## job 8612
==> flow/design.v (excerpt) <==
module SP_wocg(
	clk,
	rst_n,
	in_valid,
	in_data,
	in_mode,
	out_valid,
	out_data
);
input clk, rst_n, in_valid;
input [2:0] in_mode;
input [8:0] in_data;
output reg out_valid;
output reg [8:0] out_data;
genvar idx;
integer i;
localparam IDLE = 4'b0000;
localparam INV  = 4'b0001;
localparam MUL  = 4'b0010;
localparam SORT = 4'b0100;
localparam SUM  = 4'b1000;
reg [3:0] cur_state,next_state;
reg [4:0] cnt;
reg [2:0] cnt_data;
reg [8:0] data_temp;
reg [10:0] data_sum [0:5]; 
reg [2:0] mode_r;
wire idle_state = cur_state == IDLE;
wire inv_in_valid  = cur_state[0] && cnt < 6;
wire mul_in_valid  = cur_state[1] && cnt < 6;
wire sort_in_valid = cur_state[2] && cnt < 6;
wire sum_in_valid  = cur_state[3] && cnt < 6;
wire inv_out_valid,mul_out_valid,sort_out_valid;
wire [8:0] inv_out_data,mul_out_data,sort_out_data;
wire [8:0] sum_mod_out_w;   
wire inv_done  = cur_state[0] && cnt == 'd18;
wire mul_done  = cur_state[1] && cnt == 'd12;
wire sort_done = cur_state[2] && cnt == 'd11;
reg  sum_done ;
wire mode0_cnt_flag = cur_state[3] && mode_r == 'd0 && cnt == 'd5;
always @(posedge clk or negedge rst_n) begin
	if (!rst_n) begin
		cur_state <= IDLE;
	end
	else begin
		cur_state <= next_state;
	end
end
always @(*) begin
	case(cur_state)
		IDLE : next_state = in_valid  ? in_mode[0] ? INV : in_mode[1] ? MUL : in_mode[2] ? SORT : SUM : IDLE;
		INV  : next_state = inv_done  ? mode_r[1] ? MUL : mode_r[2] ? SORT : SUM : INV;
		MUL  : next_state = mul_done  ? mode_r[2] ? SORT : SUM : MUL;
		SORT : next_state = sort_done ? SUM : SORT;
		SUM  : next_state = sum_done  ? IDLE : SUM;
		default : next_state = IDLE;
	endcase
end
always @(*) begin 
	if(cur_state[3]) begin
		if(mode_r == 'd0) sum_done = cnt == 'd12;
		else sum_done = cnt == 'd7;
	end
	else sum_done = 0;
end
always @(posedge clk or negedge rst_n) begin
	if (!rst_n) begin
		cnt <= 'd0;
	end
	else begin
		if(idle_state) cnt <= 'd0;
  ...
For scale: ~6900 cells after synthesis, roughly 520 flip-flops, roughly 25 I/O pins, roughly 60000 um^2 of cells after synthesis.
make LEC_CHECK=0 CAP_MARGIN=20 CORE_MARGIN=2 CORE_UTILIZATION=72 PLACE_DENSITY=0.4 SLEW_MARGIN=20 SYNTH_MEMORY_MAX_BITS=16384 TNS_END_PERCENT=5 finish   # period 5.17 ns
run.sh (not shown) runs the stock make flow with config.mk's settings and CLKGATE_MAP_FILE=.
Job 8612 failed in global routing (5_1_grt) with GRT-0116.
diff inputs: job 8612 => job 4380
Settings: a deleted TNS_END_PERCENT that had been 5; a change of CORE_UTILIZATION from 72 to 69; a deleted PLACE_DENSITY that had been 0.4; a change of the clock period (ns, I/O delays scaled along) from 5.17 to 7.58.
[summary]
Reported for job 8612 and job 4380, post-synthesis cell area turned out identical to the last digit.
Diff job 8612 -> job 4380 | width of the die | up by a few percent
[compare] base=job 8612 new=job 4380: post-placement cell count now smaller; Yosys chip area comparable; worst slack after detailed placement now larger.
Diff job 8612 -> job 4380: number of placement rows went up; die area has increased; area fraction in and, or, nand and nor cells has remained practically unchanged; number of gates resized after CTS went down 382; standard cell core area went up by about 4%.
Job 4380 did not stop at any stage, and its layout met the timing, design-rule and antenna checks.
NOTE: total placed instance area in job 4380 falls short of that of job 8612
Setup changes, job 4380 to job 1517
Settings: swapping 69 for 39 in CORE_UTILIZATION; putting GPL_TIMING_DRIVEN at 0 where nothing was set; swapping 7.58 for 8.0 in the clock period (ns, I/O delays scaled along).
Results
Total setup buffers inserted after CTS in job 1517 is 1 higher than in job 4380. Side by side, post-layout utilization of the core turned out lower in job 1517 than in job 4380. | placer's final routability congestion estimate | lower: job 1517 |. Count of clock-buffer cells in the layout in job 1517 is 16 above job 4380.
Inputs modified between job 1517 and job 9661:
Settings: GPL_TIMING_DRIVEN removed (was 0); CORE_UTILIZATION changed from 39 to 70; the clock period (ns, I/O delays scaled along) changed from 8.0 to 6.3.
## What came out
Job 9661 vs. job 1517: total stage count of the critical path increased about 12%, first-iteration DRC count went down 27. Re signed area change from the synthesized netlist to the final layout: job 9661 and job 1517 aren't equal, and the lower value belongs to job 1517. Job 9661 completed; timing, DRC and antenna clean. From job 9661 to job 1517, maximum level of the CTS H-tree did not move at all. Job 9661 -> job 1517: number of instances in the synthesized netlist delta 0, exact match.
Input-level comparison between job 9611 and job 9661:
Settings: MAX_ROUTING_LAYER now met4, previously not set; the clock period (ns, I/O delays scaled along) now 5.23, was 6.3.
[summary]
The log for job 9611 ends in global routing (5_1_grt) with error GRT-0116, so the run never completed.
Job 9611 against job 9661: number of buffers inserted by post-CTS setup repair grew by 264; placed cell count has increased; standard cell area after detailed placement higher; routability congestion estimate picked up an extra 3.4%; area share of fa/ha/maj cells after synthesis closely matched the old numbers.
The total number of placement rows was comparable across job 9611 and job 9661.
Re count of flip-flops with a built-in enable after synthesis: no difference whatsoever between job 9611 and job 9661.

---

SP_wocg again, from the RTL that the note above started with.
make LEC_CHECK=0 ABC_AREA=1 CAP_MARGIN=20 CORE_MARGIN=2 CORE_UTILIZATION=72 CTS_CLUSTER_SIZE=73 PLACE_DENSITY=0.66 SLEW_MARGIN=20 SYNTH_MEMORY_MAX_BITS=16384 finish   # period 5.22 ns
The starting point failed in 5_1_grt, error GRT-0232.
Next try:
ABC_AREA = default   (was 1)
CORE_UTILIZATION = 70   (was 72)
CTS_CLUSTER_SIZE = default   (was 73)
PLACE_DENSITY = default   (was 0.66)
clock period = 6.35 ns   (was 5.22 ns; I/O delays follow)
What happened: Now the flow finished with timing, DRC and antenna clean; die area grows by 2.2%; area after synthesis shrinks by 0.56%; synthesized cell count shrinks by 19%.

---

== exp/juniper ==
SP_wocg again, from the RTL that the note above started with.
Settings: LEC_CHECK=0, ABC_AREA=1, CAP_MARGIN=20, CORE_ASPECT_RATIO=1.47, CORE_MARGIN=2, CORE_UTILIZATION=72, CTS_CLUSTER_DIAMETER=225, CTS_CLUSTER_SIZE=10, PLACE_DENSITY=0.39, SETUP_SLACK_MARGIN=0.8, SLEW_MARGIN=20, SYNTH_MEMORY_MAX_BITS=16384; clock period 2.68 ns.
exp/juniper: DPL-0033 in clock tree synthesis (4_1_cts) -> run aborted
Input changes introduced in exp/fjord (baseline for comparison: exp/juniper):
- SETUP_SLACK_MARGIN removed (was 0.8)
- ABC_AREA removed (was 1)
- CORE_ASPECT_RATIO removed (was 1.47)
- CTS_CLUSTER_SIZE removed (was 10)
- CTS_CLUSTER_DIAMETER removed (was 225)
- CORE_UTILIZATION changed from 72 to 40
- PLACE_DENSITY removed (was 0.39)
- the clock period (ns, I/O delays scaled along) changed from 2.68 to 7.58
Of exp/juniper and exp/fjord, just one finished clean: exp/fjord.
Stage in which a tool error killed exp/juniper: clock tree synthesis (4_1_cts).
Re y dimension of the die: exp/fjord is 36 um up on exp/juniper.
For core outline area, dividing the value from exp/juniper by the value from exp/fjord gives 0.56.
The die used by exp/fjord is larger than the one used by exp/juniper.
Input-level comparison between exp/tundra and exp/fjord:
- swapping 40 for 72 in CORE_UTILIZATION
- putting ABC_AREA at 1 where nothing was set
- swapping 7.58 for 5.25 in the clock period (ns, I/O delays scaled along)
## What came out
Status: exp/tundra FAILED at global routing (5_1_grt) (tool error). Number of placed instances, taps included: exp/fjord and exp/tundra compared, lower one is exp/fjord. exp/tundra against exp/fjord: total CTS buffers decreased by 3 relative to the old numbers, per-instance average area after synthesis decreased by about 18% relative to the old numbers. exp/tundra ended with less worst-case setup slack after placement than exp/fjord. Changes observed in exp/tundra relative to exp/fjord: xor/xnor share of the synthesized area was more or less identical, HPWL after detailed placement has increased, count of instances resized after the clock tree is built went up, number of buffers inserted by post-CTS setup repair shows an increase of 151, area reported by Yosys stat now sits higher. Max post-synthesis instance area across exp/fjord and exp/tundra: exp/tundra. NOTE: core utilization at floorplan in exp/tundra exceeds that of exp/fjord.
Modified inputs, exp/delta compared to exp/tundra
- ABC_AREA no longer set, was 1
- CTS_CLUSTER_DIAMETER now 33, previously not set
- PLACE_DENSITY now 0.95, previously not set
- the clock period (ns, I/O delays scaled along) now 3.22, was 5.25
==> comparison <==
Between exp/delta and exp/tundra, it is exp/delta whose total placed cells including tap cells is lower, by 591.
clock tree synthesis (4_1_cts): exp/delta exited with error
Diff exp/tundra -> exp/delta | cell area reported after detailed placement | increase of about 13%
exp/delta ends up with a synthesized cell count that is about 19% lower than in exp/tundra.

---

== old ==
Starting RTL as in the previous note.
clock: 6.64 ns
lec_check: 0
cap_margin: 10
cell_pad_in_sites_global_placement: 1
core_margin: 2
core_utilization: 70
cts_cluster_size: 34
place_density: 0.95
setup_slack_margin: 0.97
slew_margin: 20
synth_memory_max_bits: 16384
old did not finish: a tool error stopped it during global placement without I/O (3_1_place_gp_skip_io).
## Diff of input files: new against old
- CTS_CLUSTER_SIZE changed from 34 to 33
- PLACE_DENSITY changed from 0.95 to 0.64
==> results <==
Status(old) = ERROR, stage = global placement without I/O (3_1_place_gp_skip_io)
new is listed as incomplete: the tool reported an error in global placement without I/O (3_1_place_gp_skip_io) and the run ended there.
~same core region area in new and old
Re effective utilization at floorplan: no difference whatsoever between old and new.
From new to old, simple-gate area share of the yosys netlist did not move at all.

---

SP_wocg again, from the RTL that the note above started with.
==> flow/config.mk <==
export PLATFORM = sky130hd
export DESIGN_NAME = SP_wocg
export DESIGN_NICKNAME = SP_wocg
export VERILOG_FILES = /design/flow/design.v
export SDC_FILE = /design/flow/constraint.sdc
export NUM_CORES = 4
export LEC_CHECK = 0
export ABC_AREA = 1
export CAP_MARGIN = 20
export CORE_MARGIN = 9
export CORE_UTILIZATION = 21
export CTS_CLUSTER_SIZE = 57
export PLACE_DENSITY = 0.67
export SETUP_SLACK_MARGIN = 0.71
export SLEW_MARGIN = 20
export SYNTH_MEMORY_MAX_BITS = 16384
export TNS_END_PERCENT = 5
==> flow/constraint.sdc <==
create_clock -name core_clock -period 9.97 [get_ports {clk}]
set_input_delay 1.9940 -clock core_clock [delete_from_list [all_inputs] [get_ports {clk}]]
set_output_delay 1.9940 -clock core_clock [all_outputs]
set_load 0.01 [all_outputs]
Then changed:
- CORE_MARGIN: 9 -> 2
- CORE_UTILIZATION: 21 -> 70
- CTS_CLUSTER_SIZE: 57 -> default
- MAX_ROUTING_LAYER: default -> met4
- PLACE_DENSITY: 0.67 -> default
- SETUP_SLACK_MARGIN: 0.71 -> default
- TNS_END_PERCENT: 5 -> default
- clock period: 9.97 -> 5.25 ns (I/O delays scaled with it)
Result: The changed run died in 5_1_grt with GRT-0232; area after synthesis stays the same; die size decreases by about 70%; synthesized cell count is unchanged.

---

Setup of job 5399:
Starting RTL as in the previous note.
// SP_wocg
module SP_wocg(
	clk,
	rst_n,
	in_valid,
	in_data,
	in_mode,
	out_valid,
	out_data
);
input clk, rst_n, in_valid;
input [2:0] in_mode;
input [8:0] in_data;
output reg out_valid;
output reg [8:0] out_data;
genvar idx;
integer i;
localparam IDLE = 4'b0000;
localparam INV  = 4'b0001;
localparam MUL  = 4'b0010;
localparam SORT = 4'b0100;
localparam SUM  = 4'b1000;
reg [3:0] cur_state,next_state;
reg [4:0] cnt;
reg [2:0] cnt_data;
reg [8:0] data_temp;
reg [10:0] data_sum [0:5]; 
reg [2:0] mode_r;
wire idle_state = cur_state == IDLE;
wire inv_in_valid  = cur_state[0] && cnt < 6;
wire mul_in_valid  = cur_state[1] && cnt < 6;
wire sort_in_valid = cur_state[2] && cnt < 6;
wire sum_in_valid  = cur_state[3] && cnt < 6;
wire inv_out_valid,mul_out_valid,sort_out_valid;
wire [8:0] inv_out_data,mul_out_data,sort_out_data;
wire [8:0] sum_mod_out_w;   
wire inv_done  = cur_state[0] && cnt == 'd18;
wire mul_done  = cur_state[1] && cnt == 'd12;
wire sort_done = cur_state[2] && cnt == 'd11;
reg  sum_done ;
wire mode0_cnt_flag = cur_state[3] && mode_r == 'd0 && cnt == 'd5;
always @(posedge clk or negedge rst_n) begin
	if (!rst_n) begin
  ...
clock: 6.64 ns
lec_check: 0
abc_area: 1
cap_margin: 10
cell_pad_in_sites_detail_placement: 0
cell_pad_in_sites_global_placement: 3
core_aspect_ratio: 0.66
core_margin: 7
core_utilization: 37
cts_cluster_diameter: 276
max_routing_layer: met4
place_density_lb_addon: 0.04
setup_slack_margin: -0.04
slew_margin: 20
synth_memory_max_bits: 16384
tns_end_percent: 20
The final layout from job 5399, which completed every stage, passed the timing, design-rule and antenna checks at the end of the flow.
Inputs modified between job 5399 and job 2106:
Settings: an added HOLD_SLACK_MARGIN of 0.03; a change of TNS_END_PERCENT from 20 to 95; a change of CORE_MARGIN from 7 to 10; a change of PLACE_DENSITY_LB_ADDON from 0.04 to 0.12; an added GPL_TIMING_DRIVEN of 0; a change of CELL_PAD_IN_SITES_DETAIL_PLACEMENT from 0 to 1; a change of ABC_AREA from 1 to 0; a change of SLEW_MARGIN from 20 to 40.
Results
- Final cell count: job 2106 < job 5399
- Job 2106 ends up with a routed wire length that is about 11% higher than in job 5399.
- Area occupied by multi-input gates up 12% in job 2106 wrt job 5399
- Inv_inst.data_A_r[4][17]$_DFFE_PN0P_ as the worst setup path endpoint was reported by job 5399, and Inv_inst.data_A_r[1][6]$_DFFE_PN0P_ by job 2106.
- Clock buffer count in the final layout: job 2106 lower than job 5399
- Of job 5399 and job 2106, the run reporting the lower time the final worst path needs with I/O delays and setup was job 5399.
- Worst hold slack was higher in the run labelled job 5399.
- Per the comparison of job 2106 with job 5399, design area up about 4.4%; summed standard-cell area reported by yosys down 340 um^2; fraction of met2 tracks used by global routing up 3.8 points; area growth from synthesis to layout up 5.4 points.
- The library cell contributing the largest single delay on the critical path comes out fa_2 in one run and o21ai_0 in the other, namely in job 2106 and job 5399 respectively.
- Register-to-register slack ends up lower on job 2106.
Input-level comparison between job 9013 and job 2106:
Settings: swapping 40 for 20 in SLEW_MARGIN; swapping 10 for 2 in CORE_MARGIN; swapping 0.12 for 0.04 in PLACE_DENSITY_LB_ADDON; clearing ABC_AREA, which used to be 0; clearing TNS_END_PERCENT, which used to be 95; swapping 3 for 0 in CELL_PAD_IN_SITES_GLOBAL_PLACEMENT; swapping 37 for 63 in CORE_UTILIZATION; clearing GPL_TIMING_DRIVEN, which used to be 0; clearing HOLD_SLACK_MARGIN, which used to be 0.03; swapping -0.04 for 0.97 in SETUP_SLACK_MARGIN; clearing CTS_CLUSTER_DIAMETER, which used to be 276.
### Flow results
Among job 2106 and job 9013, a clean, completed layout was produced by job 2106 alone.
What ended job 9013 was a tool error in clock tree synthesis (4_1_cts); the run never finished.
Between job 2106 and job 9013, the flow reports row count decreasing by more than 10%.
Taking job 2106 as the reference, in job 9013 die height lower, core utilization at floorplan went up 26 points.
Job 9013 against job 2106: HPWL after detailed placement went up about 3%; die size now smaller.
The routability-driven placement congestion ratio reported for job 9013 is greater than that of job 2106 by about 13%.
Job 9013: placed cell area about 1.2% below job 2106
Taking job 9013 as 1.0, job 2106 lands at 1.12 on total placed cells including tap cells.
What job 5686 does differently from job 9013 at the input level:
Settings: MAX_ROUTING_LAYER no longer set, was met4; CORE_ASPECT_RATIO no longer set, was 0.66; CELL_PAD_IN_SITES_GLOBAL_PLACEMENT now 1, was 0; CORE_UTILIZATION now 70, was 63; CTS_CLUSTER_SIZE now 34, previously not set; PLACE_DENSITY now 0.64, previously not set; PLACE_DENSITY_LB_ADDON no longer set, was 0.04; CELL_PAD_IN_SITES_DETAIL_PLACEMENT no longer set, was 1.
==> comparison <==
Instance count of the mapped netlist: job 5686 vs job 9013 identical
Each of job 9013 and job 5686 falls short of a clean finish.
Job 5686: it failed during global placement without I/O (3_1_place_gp_skip_io), and the tool reported GPL-0301.
Relative to job 9013, the horizontal die dimension of job 5686 is lower by about 23%.
Summary: with job 9013 as the reference, area of the core in job 5686 moved down by a little under 10%.
Changes observed in job 5686 relative to job 9013: die height rose 42 um; share of the core filled by cells before placement saw an increase; die area went down by about 10%.
As of job 5686, cell row count had risen by more than 10% compared to job 9013.
Going from job 9013 to job 5686, arithmetic-cell share of the synthesized area counting full adders, half adders and majority gates did not really move; synthesized area did not really move.
The inputs of job 9381 differ from those of job 5686 as listed below.
Settings: putting PLACE_DENSITY_LB_ADDON at 0.0 where nothing was set; swapping 70 for 72 in CORE_UTILIZATION; swapping 1 for 0 in CELL_PAD_IN_SITES_GLOBAL_PLACEMENT; swapping 34 for 60 in CTS_CLUSTER_SIZE; clearing PLACE_DENSITY, which used to be 0.64.
Results
Status job 9381: flow complete, layout not clean - capacitance limit, slew limit, setup timing. Comparing job 9381 with job 5686, the XOR/XNOR share of the synthesized area came out essentially unchanged. From job 5686 to job 9381 the numbers moved as follows: die span in y down about 1.4%, core region area went down by 0.0028 mm^2, count of standard-cell rows decreased by 2 relative to the old numbers. Sort job 5686 and job 9381 by die boundary width, descending, and job 5686 comes first. Delta (job 9381 minus job 5686): floorplan-stage core utilization up 2.4 points; floorplan die area down 2.7%.
> inputs changed (job 9381 -> job 8390)
Settings: a deleted PLACE_DENSITY_LB_ADDON that had been 0.0; a change of CORE_UTILIZATION from 72 to 70; an added PLACE_DENSITY of 0.64; a change of CTS_CLUSTER_SIZE from 60 to 36; a change of CELL_PAD_IN_SITES_GLOBAL_PLACEMENT from 0 to 1.
[summary]
- Diff job 9381 -> job 8390: post-synth net total held, area reported by Yosys stat held, standard-cell row count went up 2.
- Post-synthesis cell count from yosys of job 9381 is on par with job 8390.
- [compare] base=job 9381 new=job 8390: synthesized cell area comparable, floorplan die area picked up an extra 2.8%, simple-gate portion of the synthesized area comparable.
- Against job 9381, die outline width in job 8390 rose slightly.
- Job 8390 vs job 9381 on area inside the core boundary: job 8390 is the higher one.
- Re compound-gate portion of the synthesized area: no difference whatsoever between job 9381 and job 8390.
- Job 8390: it failed with a tool error in global placement without I/O (3_1_place_gp_skip_io), so there are no final results.
